== run A ==
==> flow/design.v (excerpt) <==
module alu_top(CLK, OP1, OP2, OPRN, OUT, ZERO);
	input CLK;
	input [31:0] OP1;
	input [31:0] OP2;
	input [5:0] OPRN;
	output [31:0] OUT;
	output ZERO;
	reg [31:0] op1_q, op2_q;
	reg [5:0] oprn_q;
	reg [31:0] out_q;
	reg zero_q;
	wire [31:0] alu_out;
	wire alu_zero;
	ALU alu_inst(alu_out, alu_zero, op1_q, op2_q, oprn_q);
	always @(posedge CLK) begin
		op1_q <= OP1;
		op2_q <= OP2;
		oprn_q <= OPRN;
		out_q <= alu_out;
		zero_q <= alu_zero;
	end
	assign OUT = out_q;
	assign ZERO = zero_q;
endmodule
Size: roughly 100 flip-flops, about 23,000 um^2 of cells after synthesis.
==> flow/config.mk <==
export PLATFORM = sky130hd
export DESIGN_NAME = alu_top
export DESIGN_NICKNAME = alu_top
export VERILOG_FILES = /design/flow/design.v
export SDC_FILE = /design/flow/constraint.sdc
export NUM_CORES = 4
export LEC_CHECK = 0
export CAP_MARGIN = 20
export CORE_MARGIN = 2
export CORE_UTILIZATION = 71
export PLACE_DENSITY_LB_ADDON = 0.01
export SETUP_SLACK_MARGIN = 4.39
export SLEW_MARGIN = 20
==> flow/constraint.sdc <==
create_clock -name core_clock -period 31.7 [get_ports {CLK}]
set_input_delay 6.3400 -clock core_clock [delete_from_list [all_inputs] [get_ports {CLK}]]
set_output_delay 6.3400 -clock core_clock [all_outputs]
set_load 0.01 [all_outputs]
run.sh (not shown) runs the stock make flow with config.mk's settings and CLKGATE_MAP_FILE=.
No final results exist for run A, since it was stopped by error GRT-0116 during global routing.
Modified inputs, run B compared to run A
# run A
export LEC_CHECK = 0
export CAP_MARGIN = 20
export CORE_MARGIN = 2
export CORE_UTILIZATION = 71
export PLACE_DENSITY_LB_ADDON = 0.01
export SETUP_SLACK_MARGIN = 4.39
export SLEW_MARGIN = 20
create_clock -name core_clock -period 31.7 [get_ports {CLK}]
# run B
export LEC_CHECK = 0
export CAP_MARGIN = 20
export CORE_MARGIN = 2
export CORE_UTILIZATION = 57
export SLEW_MARGIN = 20
create_clock -name core_clock -period 10.1 [get_ports {CLK}]
==> results <==
The remaining runs in run A and run B completed every stage, whereas run A halted early. Run B ran in full, but the layout does not pass; the checks complain about setup timing. Between run B and run A, the instance tally after logic synthesis does not differ in any meaningful way. Relative to run A, the width of the die of run B is higher by about 11%. Diff run A -> run B | overall chip area | up by more than 10%. Number of rows created at floorplan up 12% in run B wrt run A. Final weighted congestion in routability-driven placement in run B is 0.064 below run A.
Edits applied to the flow inputs when going from run B to run C:
# run B
export LEC_CHECK = 0
export CAP_MARGIN = 20
export CORE_MARGIN = 2
export CORE_UTILIZATION = 57
export SLEW_MARGIN = 20
create_clock -name core_clock -period 10.1 [get_ports {CLK}]
# run C
export LEC_CHECK = 0
export CAP_MARGIN = 20
export CORE_MARGIN = 2
export CORE_UTILIZATION = 40
export SLEW_MARGIN = 20
create_clock -name core_clock -period 29.5 [get_ports {CLK}]
Findings:
- Routed wire length on run C is ahead of run B.
- Tally of clock buffers in the finished layout came out exactly the same in run B and run C.
- Run C against run B: transition time of the tightest slew-check pin lower; cell area lower.
- Lower worst clock skew on the final layout goes to run C over run B.
- Run C: done, clean on timing, DRC and antenna
For run D, these inputs were changed with respect to run C:
# run C
export LEC_CHECK = 0
export CAP_MARGIN = 20
export CORE_MARGIN = 2
export CORE_UTILIZATION = 40
export SLEW_MARGIN = 20
create_clock -name core_clock -period 29.5 [get_ports {CLK}]
# run D
export LEC_CHECK = 0
export ABC_AREA = 0
export CAP_MARGIN = 20
export CELL_PAD_IN_SITES_GLOBAL_PLACEMENT = 1
export CORE_ASPECT_RATIO = 0.5
export CORE_MARGIN = 2
export CORE_UTILIZATION = 49
export CTS_CLUSTER_DIAMETER = 348
export CTS_CLUSTER_SIZE = 100
export PLACE_DENSITY = 0.42
export SETUP_SLACK_MARGIN = 1.98
export SLEW_MARGIN = 0
export TNS_END_PERCENT = 30
create_clock -name core_clock -period 29.5 [get_ports {CLK}]
[summary]
- Fmax of run C is on par with run D.
- [compare] base=run C new=run D: post-layout utilization of the core rose by 9.9 points, worst hold slack shows an increase of 0.063 ns, die size went down 18%, critical path depth shrank by about 1.3%.
- [compare] base=run C new=run D: number of optimization iterations in the first detailed-route pass up 1, met3 demand-to-capacity share in global routing down 0.76 points, post-CTS resize count up 231.

========
Starting RTL as in the previous note.
==> flow/design.v (excerpt) <==
module alu_top(CLK, OP1, OP2, OPRN, OUT, ZERO);
	input CLK;
	input [31:0] OP1;
	input [31:0] OP2;
	input [5:0] OPRN;
	output [31:0] OUT;
	output ZERO;
	reg [31:0] op1_q, op2_q;
	reg [5:0] oprn_q;
	reg [31:0] out_q;
	reg zero_q;
	wire [31:0] alu_out;
	wire alu_zero;
	ALU alu_inst(alu_out, alu_zero, op1_q, op2_q, oprn_q);
	always @(posedge CLK) begin
		op1_q <= OP1;
		op2_q <= OP2;
		oprn_q <= OPRN;
		out_q <= alu_out;
		zero_q <= alu_zero;
	end
	assign OUT = out_q;
	assign ZERO = zero_q;
endmodule
==> flow/config.mk <==
export PLATFORM = sky130hd
export DESIGN_NAME = alu_top
export DESIGN_NICKNAME = alu_top
export VERILOG_FILES = /design/flow/design.v
export SDC_FILE = /design/flow/constraint.sdc
export NUM_CORES = 4
export LEC_CHECK = 0
export ABC_AREA = 1
export CAP_MARGIN = 15
export CELL_PAD_IN_SITES_DETAIL_PLACEMENT = 2
export CORE_MARGIN = 6
export CORE_UTILIZATION = 29
export CTS_CLUSTER_SIZE = 12
export MAX_ROUTING_LAYER = met4
export MIN_ROUTING_LAYER = met2
export PLACE_DENSITY_LB_ADDON = 0.24
export SLEW_MARGIN = 20
export TNS_END_PERCENT = 50
==> flow/constraint.sdc <==
create_clock -name core_clock -period 47.6 [get_ports {CLK}]
set_input_delay 9.5200 -clock core_clock [delete_from_list [all_inputs] [get_ports {CLK}]]
set_output_delay 9.5200 -clock core_clock [all_outputs]
set_load 0.01 [all_outputs]
The baseline ran to the end with no violations.
Edit:
==> flow/config.mk (replaced) <==
export PLATFORM = sky130hd
export DESIGN_NAME = alu_top
export DESIGN_NICKNAME = alu_top
export VERILOG_FILES = /design/flow/design.v
export SDC_FILE = /design/flow/constraint.sdc
export NUM_CORES = 4
export LEC_CHECK = 0
export CAP_MARGIN = 20
export CORE_MARGIN = 2
export CORE_UTILIZATION = 40
export SLEW_MARGIN = 20
==> flow/constraint.sdc (replaced) <==
create_clock -name core_clock -period 29.0 [get_ports {CLK}]
set_input_delay 5.8000 -clock core_clock [delete_from_list [all_inputs] [get_ports {CLK}]]
set_output_delay 5.8000 -clock core_clock [all_outputs]
set_load 0.01 [all_outputs]
After rerunning: Design area grows by 0.97%. Setup slack is worse by 15 ns. Die size fell by 33%. Core utilization is higher by 14 points. First-iteration DRC count came out lower by 69%. Worst hold slack is better by 0.027 ns. Area after synthesis goes down by 2.6%. Fmax went up by 12%. Cell count decreases by 21%. Routed wire length is lower by 19%.
Edit:
--- a/flow/config.mk
+++ b/flow/config.mk
@@ -9,3 +9,3 @@
 export CORE_MARGIN = 2
-export CORE_UTILIZATION = 40
+export CORE_UTILIZATION = 65
 export SLEW_MARGIN = 20
==> flow/constraint.sdc (replaced) <==
create_clock -name core_clock -period 24.1 [get_ports {CLK}]
set_input_delay 4.8200 -clock core_clock [delete_from_list [all_inputs] [get_ports {CLK}]]
set_output_delay 4.8200 -clock core_clock [all_outputs]
set_load 0.01 [all_outputs]
After rerunning:
- The changed run never finished: it broke off in 5_1_grt (GRT-0232)
- area after synthesis is unchanged
- die size drops by well over a third
- synthesized cell count stays the same
Edit:
--- a/flow/config.mk
+++ b/flow/config.mk
@@ -7,5 +7,6 @@
 export LEC_CHECK = 0
+export ABC_AREA = 1
 export CAP_MARGIN = 20
 export CORE_MARGIN = 2
-export CORE_UTILIZATION = 65
+export CORE_UTILIZATION = 64
 export SLEW_MARGIN = 20
==> flow/constraint.sdc (replaced) <==
create_clock -name core_clock -period 36.5 [get_ports {CLK}]
set_input_delay 7.3000 -clock core_clock [delete_from_list [all_inputs] [get_ports {CLK}]]
set_output_delay 7.3000 -clock core_clock [all_outputs]
set_load 0.01 [all_outputs]
The new run completed without violations; area after synthesis is higher by 2.7%; synthesized cell count increases by 23%; die area came out higher by 4.2%.
Edit:
--- a/flow/config.mk
+++ b/flow/config.mk
@@ -7,6 +7,6 @@
 export LEC_CHECK = 0
-export ABC_AREA = 1
 export CAP_MARGIN = 20
 export CORE_MARGIN = 2
-export CORE_UTILIZATION = 64
+export CORE_UTILIZATION = 61
 export SLEW_MARGIN = 20
+export TNS_END_PERCENT = 5
==> flow/constraint.sdc (replaced) <==
create_clock -name core_clock -period 8.7 [get_ports {CLK}]
set_input_delay 1.7400 -clock core_clock [delete_from_list [all_inputs] [get_ports {CLK}]]
set_output_delay 1.7400 -clock core_clock [all_outputs]
set_load 0.01 [all_outputs]
Result:
- The new run produced a layout that fails on setup timing
- worst hold slack gains 0.10 ns
- first-iteration DRC count goes up by well over a third
- routed wire length goes up by well over a third
Edit:
--- a/flow/config.mk
+++ b/flow/config.mk
@@ -9,4 +9,4 @@
 export CORE_MARGIN = 2
-export CORE_UTILIZATION = 61
+export CORE_UTILIZATION = 58
+export SETUP_SLACK_MARGIN = 4.5
 export SLEW_MARGIN = 20
-export TNS_END_PERCENT = 5
==> flow/constraint.sdc (replaced) <==
create_clock -name core_clock -period 24.1 [get_ports {CLK}]
set_input_delay 4.8200 -clock core_clock [delete_from_list [all_inputs] [get_ports {CLK}]]
set_output_delay 4.8200 -clock core_clock [all_outputs]
set_load 0.01 [all_outputs]
Outcome: The new run produced a layout that fails on setup timing. Via count fell by roughly a tenth. Synthesized cell count stays the same. Sequential share of layout area is higher by 0.22 points. Cell count falls by a few percent. Area after synthesis is unchanged. Sequential cell count is unchanged. Hold slack improved by 0.013 ns. Non-clock buffer count came out lower by 125. Global-route usage falls by 12 points.
